run 1:
==> flow/design.v (excerpt) <==
module top (
    input clk,                   
    input mode,                  
    input song,                  
    input plus,                  
    input minus,                 
    input rst,                   
    input set,                   
    input refer,                 
    input player1,               
    input player2,               
    output reg [8:0] rope,       
    output reg [1:0] sel,        
    output reg [1:0] ledr,       
    output reg [1:0] ledg,       
    output reg [1:0] ledb,       
    output reg [3:0] ledop,      
    output reg [7:0] segdata1,   
    output reg [7:0] segdata0,   
    output reg [7:0] seg,        
    output reg [7:0] sel8,       
    output reg ledplayer1,       
    output reg ledplayer2,       
    output reg buzzer,           
    output reg round_indicator_1, 
    output reg round_indicator_2 
);
Size in the first run: ~4,900 cells after synthesis, roughly 820 flip-flops, about 68 I/O pins.
make LEC_CHECK=0 CAP_MARGIN=30 CELL_PAD_IN_SITES_DETAIL_PLACEMENT=0 CORE_MARGIN=4 CORE_UTILIZATION=58 GPL_ROUTABILITY_DRIVEN=1 MAX_ROUTING_LAYER=met4 SLEW_MARGIN=0 TNS_END_PERCENT=80 finish   # period 5.61 ns
run.sh (not shown) runs the stock make flow with config.mk's settings and CLKGATE_MAP_FILE=.
Run 1 finished every step from synthesis to the final layout, and the layout passed the timing, design-rule and antenna checks.
Input changes introduced in run 2 (baseline for comparison: run 1):
Settings: a change of CELL_PAD_IN_SITES_DETAIL_PLACEMENT from 0 to 1; an added GPL_TIMING_DRIVEN of 0; a change of CORE_UTILIZATION from 58 to 16; a change of the clock period (ns, I/O delays scaled along) from 5.61 to 6.83.
Run 2 finished end to end and its layout was clean on timing, DRC and antenna. | area of the core | run 2 vs run 1 | worse |. Diff run 1 -> run 2: total cell area at the placement stage climbed about 7%, met2 global-route usage dropped 26 points, worst setup slack climbed 0.15 ns, total power dropped about 15%. Run 2 against run 1: worst slack after detailed placement saw a decrease, worst clock skew +0.039 ns, maximum resistive drop on vdd now sits lower. On maximum net fanout on the critical path, the higher figure sits with run 1, not run 2. | leakage power total | run 2 vs run 1 | ≈ equal |. | first-pass GRT wire length | run 2 vs run 1 | worse |.
#### Input delta (run 3 over run 2)
Settings: a deleted GPL_TIMING_DRIVEN that had been 0; a change of CORE_UTILIZATION from 16 to 70; a change of SLEW_MARGIN from 0 to 20; a change of CELL_PAD_IN_SITES_DETAIL_PLACEMENT from 1 to 0; a change of the clock period (ns, I/O delays scaled along) from 6.83 to 4.51.
==> results <==
Run 3: number of detailed-route iterations in the first pass is 4 higher than what run 2 reported. Compared with run 2, run 3 shows clock buffer count from CTS that has gone down by a little under 10%. Run 3 vs run 2: worst-skew pair later-pin latency down in run 3. Run 3: number of global-route vias before repair about 6% below run 2. Between run 2 and run 3, half-perimeter wire length of the detailed placement result decreased. Number of non-filler instances in the completed layout ended up 33% lower on run 3 than on run 2. Sort run 2 and run 3 by number of antenna violations at the first check in global routing asc -> top: run 3. Detailed-route wire length: run 3 vs run 2 down about 16%. Layout checks on run 3: not met. Flow itself completed; violations: negative setup slack. [compare] base=run 2 new=run 3: final worst slack -1.13 ns; die area -76%; count of clock-buffer cells in the layout -11.
The inputs of run 4 differ from those of run 3 as listed below.
Settings: SLEW_MARGIN changed from 20 to 0; CELL_PAD_IN_SITES_DETAIL_PLACEMENT changed from 0 to 2; CORE_UTILIZATION changed from 70 to 16; the clock period (ns, I/O delays scaled along) changed from 4.51 to 8.43.
--- outcome ---
- Summary — part of the power in the clock network, run 4 relative to run 3: higher, by 1.3 points.
- Worst setup slack after layout in run 4 vs run 3: up 1.57 ns
- The higher wire length on met2 of run 4 and run 3 is in run 4.
- Run 4 ran to completion and came out clean on the timing, design-rule and antenna checks.
- Re final design area excluding fillers: run 4 and run 3 aren't equal, and the lower value belongs to run 3.

---

Starting RTL as in the previous note.
make LEC_CHECK=0 ABC_AREA=1 CAP_MARGIN=30 CELL_PAD_IN_SITES_DETAIL_PLACEMENT=0 CORE_MARGIN=2 CORE_UTILIZATION=72 CTS_CLUSTER_DIAMETER=156 GPL_ROUTABILITY_DRIVEN=1 MAX_ROUTING_LAYER=met4 PLACE_DENSITY_LB_ADDON=0.13 SETUP_SLACK_MARGIN=1.34 SLEW_MARGIN=20 TNS_END_PERCENT=80 finish   # period 4.51 ns
The baseline completed, yet does not pass: negative setup slack.
Then changed:
Settings changed: ABC_AREA 1 to unset, CAP_MARGIN 30 to 20, CELL_PAD_IN_SITES_DETAIL_PLACEMENT 0 to unset, CTS_CLUSTER_DIAMETER 156 to unset, CTS_CLUSTER_SIZE set to 36, GPL_ROUTABILITY_DRIVEN 1 to unset, MAX_ROUTING_LAYER met4 to unset, PLACE_DENSITY_LB_ADDON 0.13 to unset, SETUP_SLACK_MARGIN 1.34 to 0.8, TNS_END_PERCENT 80 to unset.
Clock period 4.51 ns to 5.09 ns, I/O delays scaled along.
The changed run produced a layout that fails on negative setup slack.
Setup slack loses 36 ps.
Die size shrinks by 1.3%.
Utilization shrinks by 5.4 points.
Fmax shrinks by 12%.
Design area shrinks by 6.6%.
Wire length shrinks by 30%.
Total power grows by 2.1%.
Synthesized cell count shrinks by 13%.
Synthesized area shrinks by 1.3%.
Sequential cell count does not change.
Via count shrinks by 20%.
Then changed:
Settings changed: CORE_UTILIZATION 72 to 59, CTS_CLUSTER_SIZE 36 to unset, SETUP_SLACK_MARGIN 0.8 to unset.
Outcome: The changed run completed, yet does not pass: negative setup slack. Worst setup slack improved by 85 ps. Power rose by about 1.8%. Synthesized cell count does not change. Flip-flop count does not change. Final area rose by about 0.4%. Wire length fell by 3.3%.
Then changed:
Settings changed: CORE_UTILIZATION 59 to 40, PLACE_DENSITY set to 0.6.
Clock period 5.09 ns to 7.79 ns, I/O delays scaled along.
With this change the flow produced a clean layout.
Routed wire length came out lower by 0.72%.
Global-route usage came out lower by 8.4 points.
Synthesized area stays the same.
Then changed:
Settings changed: CORE_UTILIZATION 40 to 70, CTS_CLUSTER_DIAMETER set to 357, HOLD_SLACK_MARGIN set to -0.04.
Clock period 7.79 ns to 4.33 ns, I/O delays scaled along.
=> Now the flow produced a layout that fails on negative setup slack; worst setup slack loses 2400 ps; clock power goes up by 63%; routed wire length is higher by 6.9%; flip-flop count does not change; synthesized area does not change; total power went up by 77%; first-iteration DRC count went up by 12%.
Then changed:
Settings changed: ABC_AREA set to 1, CAP_MARGIN 20 to 5, CORE_UTILIZATION 70 to 72, CTS_CLUSTER_SIZE set to 14, PLACE_DENSITY 0.6 to unset, PLACE_DENSITY_LB_ADDON set to 0.14, SETUP_SLACK_MARGIN set to 1.25.
The changed run reached the layout checks and failed them: negative setup slack. Cell area increases by 5.2%. Combinational power decreases by about 7%. Sequential power decreases by about 28%.
Power and IR drop assume default switching activity.
